== try-lagoon ==
// RandomNumberGenerator
module RandomNumberGenerator(clk, rst, load, key_x, seed_r, seed_g, seed_b, Rout, Gout, Bout, Key_ready);
    input wire clk;
    input wire rst;
    input wire load;                  
    input wire [15:0] key_x;          
    input wire [15:0] seed_r;         
    input wire [15:0] seed_g;
    input wire [15:0] seed_b;
    output reg [7:0] Rout;
    output reg [7:0] Gout;
    output reg [7:0] Bout;
    output reg Key_ready;
    wire Rout_bit;
    wire Gout_bit;
    wire Bout_bit;
    reg[15:0] Rlfsr;
    reg[15:0] Glfsr;
    reg[15:0] Blfsr;
    reg [2:0] bit_count;
    wire Rfeedback_lfsr;
    wire Gfeedback_lfsr;
    wire Bfeedback_lfsr;
    wire Rout_lfsr;
    wire Gout_lfsr;
    wire Bout_lfsr;
    reg signed [15:0] x; 
    reg signed [31:0] x_square; 
    reg signed [31:0] x_mult;  
    reg signed [15:0] x_next;
    wire out_chaotic;
    assign Rfeedback_lfsr = Rlfsr[15] ^ Rlfsr[13] ^ Rlfsr[12] ^ Rlfsr[10]; 
    assign Gfeedback_lfsr = Glfsr[15] ^ Glfsr[13] ^ Glfsr[12] ^ Glfsr[10]; 
    assign Bfeedback_lfsr = Blfsr[15] ^ Blfsr[13] ^ Blfsr[12] ^ Blfsr[10]; 
    assign Rout_lfsr = Rlfsr[15];
    assign Gout_lfsr = Glfsr[15];
    assign Bout_lfsr = Blfsr[15];
    assign out_chaotic = x_next[15];
    assign Rout_bit = Rout_lfsr ^ out_chaotic;
    assign Gout_bit = Gout_lfsr ^ out_chaotic;
    assign Bout_bit = Bout_lfsr ^ out_chaotic;
    always @(posedge clk or posedge rst) begin
        if (rst) begin
            Rlfsr <= 16'b0000000000000001;
            Glfsr <= 16'b0000000000000010;
            Blfsr <= 16'b0000000000000011;
            x <= 16'sh7EF0;                          
            Rout <= 8'b0;
            Gout <= 8'b0;
            Bout <= 8'b0;
            Key_ready <= 0;
            bit_count <=0;
            x_square <= 0;
            x_next <= 0;
            x_mult <= 0;
        end
        else if (load) begin
            Rlfsr <= seed_r;
            Glfsr <= seed_g;
            Blfsr <= seed_b;
            x <= key_x;
            Rout <= 8'b0;
            Gout <= 8'b0;
            Bout <= 8'b0;
            Key_ready <= 0;
            bit_count <=0;
            x_square <= 0;
            x_next <= 0;
            x_mult <= 0;
        end
        else begin
  ...
Size: roughly 1200 cells after synthesis, about 140 flip-flops, roughly 13000 µm² of cells after synthesis.
export LEC_CHECK = 0
export CAP_MARGIN = 0
export CORE_ASPECT_RATIO = 0.5
export CORE_MARGIN = 8
export CORE_UTILIZATION = 58
export CTS_CLUSTER_DIAMETER = 221
export CTS_CLUSTER_SIZE = 99
export PLACE_DENSITY = 0.46
export SETUP_SLACK_MARGIN = -0.99
export SLEW_MARGIN = 20
export TNS_END_PERCENT = 5
create_clock -name core_clock -period 10.0 [get_ports {clk}]
run.sh (not shown) runs the stock make flow with config.mk's settings and CLKGATE_MAP_FILE=.
No stage failed in try-lagoon, and the final checks on the layout all came back clean.
--- input diff try-lagoon..try-tundra ---
- removing PLACE_DENSITY (formerly 0.46)
- removing CORE_ASPECT_RATIO (formerly 0.5)
- changing SLEW_MARGIN from 20 to 10
- setting GPL_TIMING_DRIVEN to 0 for the first time
- setting GPL_ROUTABILITY_DRIVEN to 0 for the first time
- setting HOLD_SLACK_MARGIN to 0.2 for the first time
- changing CTS_CLUSTER_SIZE from 99 to 40
- removing CTS_CLUSTER_DIAMETER (formerly 221)
- setting ABC_AREA to 1 for the first time
- removing SETUP_SLACK_MARGIN (formerly -0.99)
- changing CORE_UTILIZATION from 58 to 23
- changing CORE_MARGIN from 8 to 2
### Flow results
Relative to try-lagoon, the non-clock buffer count measured on try-tundra has increased by more than half.
try-tundra vs. try-lagoon: average cell area after synthesis decreased 22%; instance tally after logic synthesis went up 463.
Multi-input logic cell count (try-tundra vs. try-lagoon) increases by more than a quarter
The wire length the detailed router placed on met1 in try-tundra was higher than what try-lagoon gave.
STATUS die area: try-tundra loses against try-lagoon
Final clock period utilization by the worst path (try-tundra over try-lagoon): decrease, 3.4 points
Delay of the slowest cell on the worst path is higher on try-lagoon
### try-tundra -> try-amber
- swapping 0 for 20 in CAP_MARGIN
- clearing CTS_CLUSTER_SIZE, which used to be 40
- swapping 10 for 20 in SLEW_MARGIN
- clearing HOLD_SLACK_MARGIN, which used to be 0.2
- putting CORE_ASPECT_RATIO at 0.5 where nothing was set
- swapping 23 for 68 in CORE_UTILIZATION
- clearing GPL_ROUTABILITY_DRIVEN, which used to be 0
- clearing ABC_AREA, which used to be 1
- clearing GPL_TIMING_DRIVEN, which used to be 0
==> comparison <==
try-amber ran to completion and came out clean on the timing, DRC and antenna checks. Area after synthesis is higher on try-tundra. Relative to try-tundra, the area added between synthesis and finish of try-amber is lower by 4.8 points. Compared with try-tundra, try-amber shows a higher critical path arrival. Against try-tundra, number of nets in the synthesized netlist in try-amber fell by more than 10%.
The inputs of try-raven differ from those of try-amber as listed below.
- a change of CORE_UTILIZATION from 68 to 58
- a change of CORE_MARGIN from 2 to 8
- an added SETUP_SLACK_MARGIN of 1.62
- met2 wire length in try-raven is 0.40% lower than in try-amber
- Area of the synthesized netlist per yosys stat delta (try-raven -> try-amber): insignificant
- try-raven reports a higher total wirelength of the detailed-routed design than try-amber does.
- Higher share of the core filled by cells before placement among try-amber and try-raven: try-amber
- Compared with try-amber, in try-raven via count went down 143; signal arrival time at the worst endpoint up 0.11 ns.
- try-raven vs try-amber: layout-stage area growth over the synthesis result up
Relative to try-raven, the following input files were edited for try-willow:
- CTS_CLUSTER_DIAMETER: unset -> 362
- CORE_MARGIN: 8 -> 2
- CTS_CLUSTER_SIZE: unset -> 99
- SETUP_SLACK_MARGIN: 1.62 -> 2.11
- CORE_UTILIZATION: 58 -> 40
- PLACE_DENSITY_LB_ADDON: unset -> 0.28
- HOLD_SLACK_MARGIN: unset -> 0.28
- TNS_END_PERCENT: 5 -> 20
- ABC_AREA: unset -> 1
==> results <==
Looking at global routing met2 resource utilization, try-willow sits 5.0 points lower than try-raven does.
Taking try-willow as 1.0, try-raven lands at 0.883 on sum of routed wire length over all layers.
Looking only at fraction of the cycle the final worst path needs, and setting everything else aside, the lower value of try-willow and try-raven goes to try-willow.
Between try-raven and try-willow, the flow reports count of plain and timing-repair buffers in the layout increasing by a few percent.
Re final worst slack: try-raven was lower than try-willow.

* * *

== yarrow ==
RandomNumberGenerator again, from the RTL that the note above started with.
==> flow/config.mk <==
export PLATFORM = sky130hd
export DESIGN_NAME = RandomNumberGenerator
export DESIGN_NICKNAME = RandomNumberGenerator
export VERILOG_FILES = /design/flow/design.v
export SDC_FILE = /design/flow/constraint.sdc
export NUM_CORES = 4
export LEC_CHECK = 0
export ABC_AREA = 1
export CAP_MARGIN = 20
export CORE_ASPECT_RATIO = 0.91
export CORE_MARGIN = 2
export CORE_UTILIZATION = 71
export PLACE_DENSITY_LB_ADDON = 0.23
export SETUP_SLACK_MARGIN = 1.46
export SLEW_MARGIN = 20
export TNS_END_PERCENT = 5
==> flow/constraint.sdc <==
create_clock -name core_clock -period 5.03 [get_ports {clk}]
set_input_delay 1.0060 -clock core_clock [delete_from_list [all_inputs] [get_ports {clk}]]
set_output_delay 1.0060 -clock core_clock [all_outputs]
set_load 0.01 [all_outputs]
What the final checks of yarrow revealed, after a flow that finished every stage, was a layout that fails on negative setup slack.
#### Input delta (sierra over yarrow)
- clearing PLACE_DENSITY_LB_ADDON, which used to be 0.23
- putting PLACE_DENSITY at 0.66 where nothing was set
- clearing ABC_AREA, which used to be 1
- clearing CORE_ASPECT_RATIO, which used to be 0.91
### Flow results
- Completing all stages was not enough for sierra: its layout failed the final checks because of negative setup slack.
- Routed wire length came out lower on sierra than on yarrow.
- Diff yarrow -> sierra: tap cell count moved down; synthesized cell count has decreased.
- Setup slack: sierra > yarrow
Edits applied to the flow inputs when going from sierra to onyx:
- a change of CORE_UTILIZATION from 71 to 65
- a change of TNS_END_PERCENT from 5 to 75
- a deleted PLACE_DENSITY that had been 0.66
- a deleted SETUP_SLACK_MARGIN that had been 1.46
- a change of the clock period (ns, I/O delays scaled along) from 5.03 to 7.31
## What came out
onyx went all the way through synthesis, placement and routing and the layout is clean on timing, DRC and antenna. onyx vs sierra, library cell contributing the largest single delay on the critical path: sky130_fd_sc_hd__fa_1 vs sky130_fd_sc_hd__dfstp_2. Minimum clock period delta (onyx − sierra): unfavourable. Final-layout worst hold slack delta (onyx -> sierra): insignificant. Wire length reported by the detailed router improves in onyx relative to sierra. Looking at first-iteration DRC count across sierra and onyx, the one that comes out lower is onyx. In the metrics for sierra and onyx, the one carrying the lower global placer's final weighted congestion is onyx. onyx does better than sierra on total via count after detailed routing. Relative to sierra, the final cell area reported for onyx is lower.
Inputs modified between onyx and zinc:
- CTS_CLUSTER_SIZE: unset -> 95
- CTS_CLUSTER_DIAMETER: unset -> 374
- TNS_END_PERCENT: 75 -> unset
- CORE_UTILIZATION: 65 -> 72
- ABC_AREA: unset -> 1
- the clock period (ns, I/O delays scaled along): 7.31 -> 7.42
### Flow results
- Die area shrinks by a few percent when moving from onyx to zinc.
- NOTE wire length onyx->zinc increased by more than 10%
- zinc: done, clean on timing, DRC and antenna
- Taking zinc as 1.0, onyx lands at 0.932 on chip area in the Yosys report.
- Going from onyx to zinc, summed area of non-filler cells in the final layout grew by a few percent.
- Remaining design rule violation count essentially unchanged between onyx and zinc.
- | worst setup slack | zinc vs onyx | better |
- Between zinc and onyx, it is zinc whose part of the cycle the worst path needs is lower, by 7.6 points.
- zinc vs onyx: synthesized cell count up in zinc
- zinc vs onyx: via count of the first global-routing pass up by more than 10%
The following lists how xenon was set up differently from zinc:
- ABC_AREA no longer set, was 1
- CORE_UTILIZATION now 58, was 72
- CTS_CLUSTER_SIZE no longer set, was 95
- CTS_CLUSTER_DIAMETER no longer set, was 374
- the clock period (ns, I/O delays scaled along) now 5.03, was 7.42
Findings:
- xenon finished all stages; however, its layout fails the closing checks, the failures being negative setup slack.
- Going from zinc to xenon, via count shrinks by 14%.
- Pin count of the biggest net entering global routing: xenon < zinc
- Going from zinc to xenon, the cell total in the yosys stat output was found to have gone down by about 28%.
--- input diff xenon..pepper ---
- a change of CORE_UTILIZATION from 58 to 40
- a change of the clock period (ns, I/O delays scaled along) from 5.03 to 10.0
## What came out
- pepper went all the way through the flow, and no timing, DRC or antenna check failed.
- NOTE design area xenon->pepper decreased by more than 10%
- Compared with xenon, pepper shows a higher count of fill cells added during filler insertion.
- [pepper vs xenon] remaining max-slew budget at the tightest pin: lower in pepper
- The core utilization number comes out higher for xenon vs pepper.
- As far as final-layout worst hold slack is concerned, pepper and xenon perform about the same.
